## top
module top(
    input wire                  clk_i,           
    input wire                  rstn_i,          
    input wire                  start_i,         
    input wire signed   [31:0]  vector_x_i,      
    input wire signed   [31:0]  quant_w_i,       
    output wire                 done_o,          
    output wire signed  [31:0]  dout_o           
);
wire quantize_done;                        
wire dequantize_done;                      
wire signed [7:0]   quantized_data;          
wire signed [31:0]  mac_out [3:0];           
reg signed  [31:0]  mac_o [3:0];             
wire valid;                                
wire mac_done;                             
wire [3:0] mac_done_w;                     
assign mac_done = mac_done_w[0];
reg q_valid;                               
reg [31:0] q_in;                           
Quantize #(
    .WIDTH_INPUT(32), 
    .WIDTH_OUTPUT(8),
    .NUM_CALCULATE(8),                     
    .SCALIING_FACTOR(2408),                
    .QUANTIZE_BIT(8) 
) quantize_inst (
    .clk_i(clk_i),                         
    .rstn_i(rstn_i),                       
    .i_q_en(start_i),                      
    .din_i(vector_x_i),                    
    .o_qout(quantized_data),               
    .o_qvalid(valid),                      
    .done_o(quantize_done)                 
);
genvar i;
generate 
    for (i = 0; i < 4; i = i + 1) begin : mac_gen
        MAC mymac(
            .clk_i(clk_i),                 
            .rstn_i(rstn_i),               
            .dsp_enable_i(valid),          
            .dsp_valid_i(quantize_done),   
            .dsp_input_i(quantized_data),  
            .dsp_weight_i(quant_w_i[32-1-8*i:32-8*(i+1)]),  
            .done_o(mac_done_w[i]),        
            .dsp_output_o(mac_out[i])      
        );
        always @(posedge clk_i or negedge rstn_i) begin
            if (!rstn_i) begin
                mac_o[i] <= 0;             
            end else if (mac_done) begin
  ...
export LEC_CHECK = 0
export ABC_AREA = 1
export CAP_MARGIN = 20
export CORE_MARGIN = 2
export CORE_UTILIZATION = 72
export CTS_CLUSTER_DIAMETER = 373
export HOLD_SLACK_MARGIN = -0.07
export MAX_ROUTING_LAYER = met4
export SLEW_MARGIN = 20
export TNS_END_PERCENT = 40
create_clock -name core_clock -period 17.8 [get_ports {clk_i}]
run.sh (not shown) runs the stock make flow with config.mk's settings and CLKGATE_MAP_FILE=.
The baseline completed, yet does not pass: antenna rules, setup timing.
Next try:
ABC_AREA = not set   (was 1)
CORE_UTILIZATION = 8   (was 72)
CTS_CLUSTER_DIAMETER = not set   (was 373)
HOLD_SLACK_MARGIN = not set   (was -0.07)
MAX_ROUTING_LAYER = not set   (was met4)
TNS_END_PERCENT = not set   (was 40)
clock period = 39.3 ns   (was 17.8 ns; I/O delays follow)
The changed run produced a clean layout.
Wire length goes down by about 10%.
Clock skew goes up by 0.059 ns.
Hold slack loses 0.0050 ns.
Final area goes up by about 0.8%.
Setup slack gains 7.5 ns.
Global-route usage goes down by 34 points.
Area after synthesis goes down by 1.8%.
Core utilization goes down by 79 points.
Count of clock-buffer cells in the layout goes down by 7.

---

Starting RTL as in the previous note.
## top
module top(
    input wire                  clk_i,           
    input wire                  rstn_i,          
    input wire                  start_i,         
    input wire signed   [31:0]  vector_x_i,      
    input wire signed   [31:0]  quant_w_i,       
    output wire                 done_o,          
    output wire signed  [31:0]  dout_o           
);
wire quantize_done;                        
wire dequantize_done;                      
wire signed [7:0]   quantized_data;          
wire signed [31:0]  mac_out [3:0];           
reg signed  [31:0]  mac_o [3:0];             
wire valid;                                
wire mac_done;                             
wire [3:0] mac_done_w;                     
assign mac_done = mac_done_w[0];
reg q_valid;                               
reg [31:0] q_in;                           
Quantize #(
    .WIDTH_INPUT(32), 
    .WIDTH_OUTPUT(8),
    .NUM_CALCULATE(8),                     
    .SCALIING_FACTOR(2408),                
    .QUANTIZE_BIT(8) 
) quantize_inst (
    .clk_i(clk_i),                         
    .rstn_i(rstn_i),                       
    .i_q_en(start_i),                      
    .din_i(vector_x_i),                    
    .o_qout(quantized_data),               
    .o_qvalid(valid),                      
    .done_o(quantize_done)                 
);
genvar i;
generate 
    for (i = 0; i < 4; i = i + 1) begin : mac_gen
        MAC mymac(
            .clk_i(clk_i),                 
            .rstn_i(rstn_i),               
  ...
Settings: LEC_CHECK=0, CAP_MARGIN=20, CELL_PAD_IN_SITES_DETAIL_PLACEMENT=0, CELL_PAD_IN_SITES_GLOBAL_PLACEMENT=3, CORE_ASPECT_RATIO=0.93, CORE_MARGIN=2, CORE_UTILIZATION=40, CTS_CLUSTER_DIAMETER=216, GPL_ROUTABILITY_DRIVEN=0, SETUP_SLACK_MARGIN=3.97, SLEW_MARGIN=15, TNS_END_PERCENT=10; clock period 33.0 ns.
Edit:
--- a/flow/config.mk
+++ b/flow/config.mk
@@ -8 +8,2 @@
-export CAP_MARGIN = 20
+export ABC_AREA = 1
+export CAP_MARGIN = 30
@@ -14 +15 @@
-export CTS_CLUSTER_DIAMETER = 216
+export CTS_CLUSTER_DIAMETER = 234
@@ -15,0 +17,3 @@
+export GPL_TIMING_DRIVEN = 0
+export HOLD_SLACK_MARGIN = -0.05
+export PLACE_DENSITY_LB_ADDON = 0.12
@@ -17 +21 @@
-export SLEW_MARGIN = 15
+export SLEW_MARGIN = 30
Worst setup slack gets better by 0.98 ns.
Clock skew hardly moves.
Global-route usage climbs by 1.1 points.
Die area climbs by 1.8%.
First-iteration DRC count climbs by about 18%.
Non-clock buffer count drops by 8.
Utilization drops by 1.3 points.
Edit:
==> flow/config.mk (replaced) <==
export PLATFORM = sky130hd
export DESIGN_NAME = top
export DESIGN_NICKNAME = top
export VERILOG_FILES = /design/flow/design.v
export SDC_FILE = /design/flow/constraint.sdc
export NUM_CORES = 4
export LEC_CHECK = 0
export CAP_MARGIN = 20
export CORE_MARGIN = 2
export CORE_UTILIZATION = 72
export SLEW_MARGIN = 20
==> flow/constraint.sdc (replaced) <==
create_clock -name core_clock -period 10.3 [get_ports {clk_i}]
set_input_delay 2.0600 -clock core_clock [delete_from_list [all_inputs] [get_ports {clk_i}]]
set_output_delay 2.0600 -clock core_clock [all_outputs]
set_load 0.01 [all_outputs]
Result:
- This time the run finished but fails on max-capacitance violations, max-slew violations, negative setup slack
- die area went down by well over a third
- global-route usage went up by 25 points
- utilization went up by 49 points
- final area went up by about a fifth
- final cell count went down by roughly a tenth
- worst hold slack improves by 0.0045 ns
- register-to-register slack degrades by 25 ns
- area after synthesis went down slightly
- via count went up by a quarter to a third
- first-iteration DRC count went up to 3.4 times its value
- critical path depth went down by 50
Edit:
--- a/flow/config.mk
+++ b/flow/config.mk
@@ -8 +8 @@
-export CAP_MARGIN = 20
+export CAP_MARGIN = 5
@@ -10,0 +11,2 @@
+export PLACE_DENSITY = 0.66
+export SETUP_SLACK_MARGIN = 3.1
==> flow/constraint.sdc (replaced) <==
create_clock -name core_clock -period 13.4 [get_ports {clk_i}]
set_input_delay 2.6800 -clock core_clock [delete_from_list [all_inputs] [get_ports {clk_i}]]
set_output_delay 2.6800 -clock core_clock [all_outputs]
set_load 0.01 [all_outputs]
Outcome: Now the flow ran to the end with violations: max-slew violations, negative setup slack; routed wire length rose by 3.3%; via count climbs by 1.9%; synthesized cell count stays the same; worst hold slack improves by 0.0063 ns; setup slack is better by 1.2 ns.
Edit:
--- a/flow/config.mk
+++ b/flow/config.mk
@@ -8 +8 @@
-export CAP_MARGIN = 5
+export CAP_MARGIN = 20
@@ -11,2 +11,2 @@
-export PLACE_DENSITY = 0.66
-export SETUP_SLACK_MARGIN = 3.1
+export CTS_CLUSTER_SIZE = 10
+export SETUP_SLACK_MARGIN = 1.38
==> flow/constraint.sdc (replaced) <==
create_clock -name core_clock -period 5.78 [get_ports {clk_i}]
set_input_delay 1.1560 -clock core_clock [delete_from_list [all_inputs] [get_ports {clk_i}]]
set_output_delay 1.1560 -clock core_clock [all_outputs]
set_load 0.01 [all_outputs]
Outcome:
- Now the flow did not get past clock tree synthesis (4_1_cts)
- synthesized area is unchanged
- die area does not change
- synthesized cell count does not change
Edit:
--- a/flow/config.mk
+++ b/flow/config.mk
@@ -8 +8,2 @@
-export CAP_MARGIN = 20
+export ABC_AREA = 1
+export CAP_MARGIN = 5
@@ -11,2 +12 @@
-export CTS_CLUSTER_SIZE = 10
-export SETUP_SLACK_MARGIN = 1.38
+export CTS_CLUSTER_DIAMETER = 258
==> flow/constraint.sdc (replaced) <==
create_clock -name core_clock -period 20.9 [get_ports {clk_i}]
set_input_delay 4.1800 -clock core_clock [delete_from_list [all_inputs] [get_ports {clk_i}]]
set_output_delay 4.1800 -clock core_clock [all_outputs]
set_load 0.01 [all_outputs]
What happened: The new run produced a layout that fails on negative setup slack; die area went up slightly; area after synthesis went up slightly; synthesized cell count came out higher by about a fifth.
